==> inputs of exp/willow <==
==> flow/design.v (excerpt) <==
module sa_top (
    input  logic          clk_i,
    input  logic          rst_ni,
    input  logic          s_valid_i,
    input  logic          s_last_i,
    input  logic          m_ready_i,
    output logic          s_ready_o,
    output logic          m_valid_o,
    output logic          m_last_o,
    input  logic [ 15:0]  sx_data_i,
    input  logic [ 63:0]  sk_data_i,
    output logic [ 63:0]  m_data_o
);
  axis_sa #(
      .LatencyMul(1),
      .LatencyAcc(1),
      .Rows      (4),
      .Cols      (8),
      .WidthY    (16),
      .MacType   (0),
      .WidthX    (4),
      .WidthK    (8)
  ) i_sa (
      .clk_i    (clk_i),
      .rst_ni   (rst_ni),
      .s_valid_i(s_valid_i),
      .s_last_i (s_last_i),
      .m_ready_i(m_ready_i),
      .s_ready_o(s_ready_o),
      .m_valid_o(m_valid_o),
      .m_last_o (m_last_o),
      .sx_data_i(sx_data_i),
      .sk_data_i(sk_data_i),
      .m_data_o (m_data_o)
  );
endmodule
make LEC_CHECK=0 CAP_MARGIN=40 CELL_PAD_IN_SITES_GLOBAL_PLACEMENT=3 CORE_ASPECT_RATIO=0.72 CORE_MARGIN=4 CORE_UTILIZATION=15 CTS_CLUSTER_SIZE=86 GPL_ROUTABILITY_DRIVEN=0 HOLD_SLACK_MARGIN=0.07 MAX_ROUTING_LAYER=met5 MIN_ROUTING_LAYER=met2 SETUP_SLACK_MARGIN=0.67 SLEW_MARGIN=10 TNS_END_PERCENT=35 finish   # period 3.25 ns
run.sh (not shown) runs the stock make flow with config.mk's settings and CLKGATE_MAP_FILE=.
==> exp/fjord (differences from exp/willow) <==
- CAP_MARGIN: 40 -> 20
- CELL_PAD_IN_SITES_GLOBAL_PLACEMENT: 3 -> 0
- CORE_ASPECT_RATIO: 0.72 -> 1.14
- CORE_MARGIN: 4 -> 2
- CORE_UTILIZATION: 15 -> 68
- CTS_CLUSTER_DIAMETER: not set -> 30
- CTS_CLUSTER_SIZE: 86 -> not set
- GPL_ROUTABILITY_DRIVEN: 0 -> not set
- HOLD_SLACK_MARGIN: 0.07 -> not set
- MIN_ROUTING_LAYER: met2 -> not set
- SETUP_SLACK_MARGIN: 0.67 -> not set
- SLEW_MARGIN: 10 -> 20
- TNS_END_PERCENT: 35 -> not set
==> flow/constraint.sdc (replaced) <==
create_clock -name core_clock -period 5.43 [get_ports {clk_i}]
set_input_delay 1.0860 -clock core_clock [delete_from_list [all_inputs] [get_ports {clk_i}]]
set_output_delay 1.0860 -clock core_clock [all_outputs]
set_load 0.01 [all_outputs]
==> notes <==
- exp/fjord completed without violations. exp/willow produced a layout that fails on negative setup slack.
- Against exp/willow, the total power of exp/fjord is smaller by about 30%.
- In area after synthesis, exp/fjord and exp/willow do not differ.
- Of exp/willow and exp/fjord, exp/willow has the higher cell area (gap about 17%, measured against exp/fjord).
- Between exp/fjord and exp/willow, the lower clock-buffer cell count is in exp/willow (gap 156).
- The die size of exp/willow is 4.5 times that of exp/fjord.
- Worst setup slack: exp/willow is worse than exp/fjord (1400 ps).
- Between exp/willow and exp/fjord, the lower sequential power is in exp/fjord (gap 66%, measured against exp/fjord).
- Between exp/willow and exp/fjord, the lower first-iteration DRC count is in exp/fjord (gap 50%, measured against exp/fjord).
- Register-to-register slack: exp/willow is worse than exp/fjord (1700 ps).
- In flip-flop count, exp/willow and exp/fjord do not differ.
- Against exp/fjord, the critical path depth of exp/willow is higher by 10.
==> figures <==
| quantity | exp/fjord | exp/willow |
|---|---|---|
| Run status | finished clean | failed layout checks |
| Violated checks | - | negative setup slack |
| Area taken by flip-flops and latches | 0.0403 mm2 | 0.0405 mm2 |
| Met2 track demand over resource in global routing | 61.6% | 16.7% |
| Worst-Skew Late Latency | 1000 ps | 970 ps |
| Hold path startpoint | i_sa.i_tri_k.buffer[172]$_SDFFE_PN0N_ | rst_ni |
| Post-CTS setup-driven buffer insertion count | 0 | 211 |
| Pin count of the biggest net entering global routing | 253 | 127 |
| Fp util | 68.2% | 15.0% |
| Area of the multi-input gates | 0.0837 mm2 | 0.0895 mm2 |
| Total of endpoints with negative setup slack in the final report | 0 | 160 |
| Relative slew slack | 23.0% | 42.8% |
| Power drawn by the clock network | 26600 uW | 33300 uW |
| Iteration count of the initial detailed-routing pass | 9 | 8 |
| N_taps | 2523 | 11600 |
| Summed area of non-filler cells in the final layout | 0.148 mm2 | 0.174 mm2 |
| Via count | 114000 | 161000 |
| Die Outline Area | 0.196 mm2 | 0.889 mm2 |
| Comb area share | 56.6% | 51.5% |
| Area of placed instances | 0.133 mm2 | 0.156 mm2 |
| P_leak | 0.0625 uW | 0.0693 uW |
| Met3 track demand over resource | 5.43% | 29.7% |
| Critical Setup Path Class | flop to primary output | flop to flop |
| Count of tool warnings | 75 | 41 |
Power and IR drop assume default switching activity.
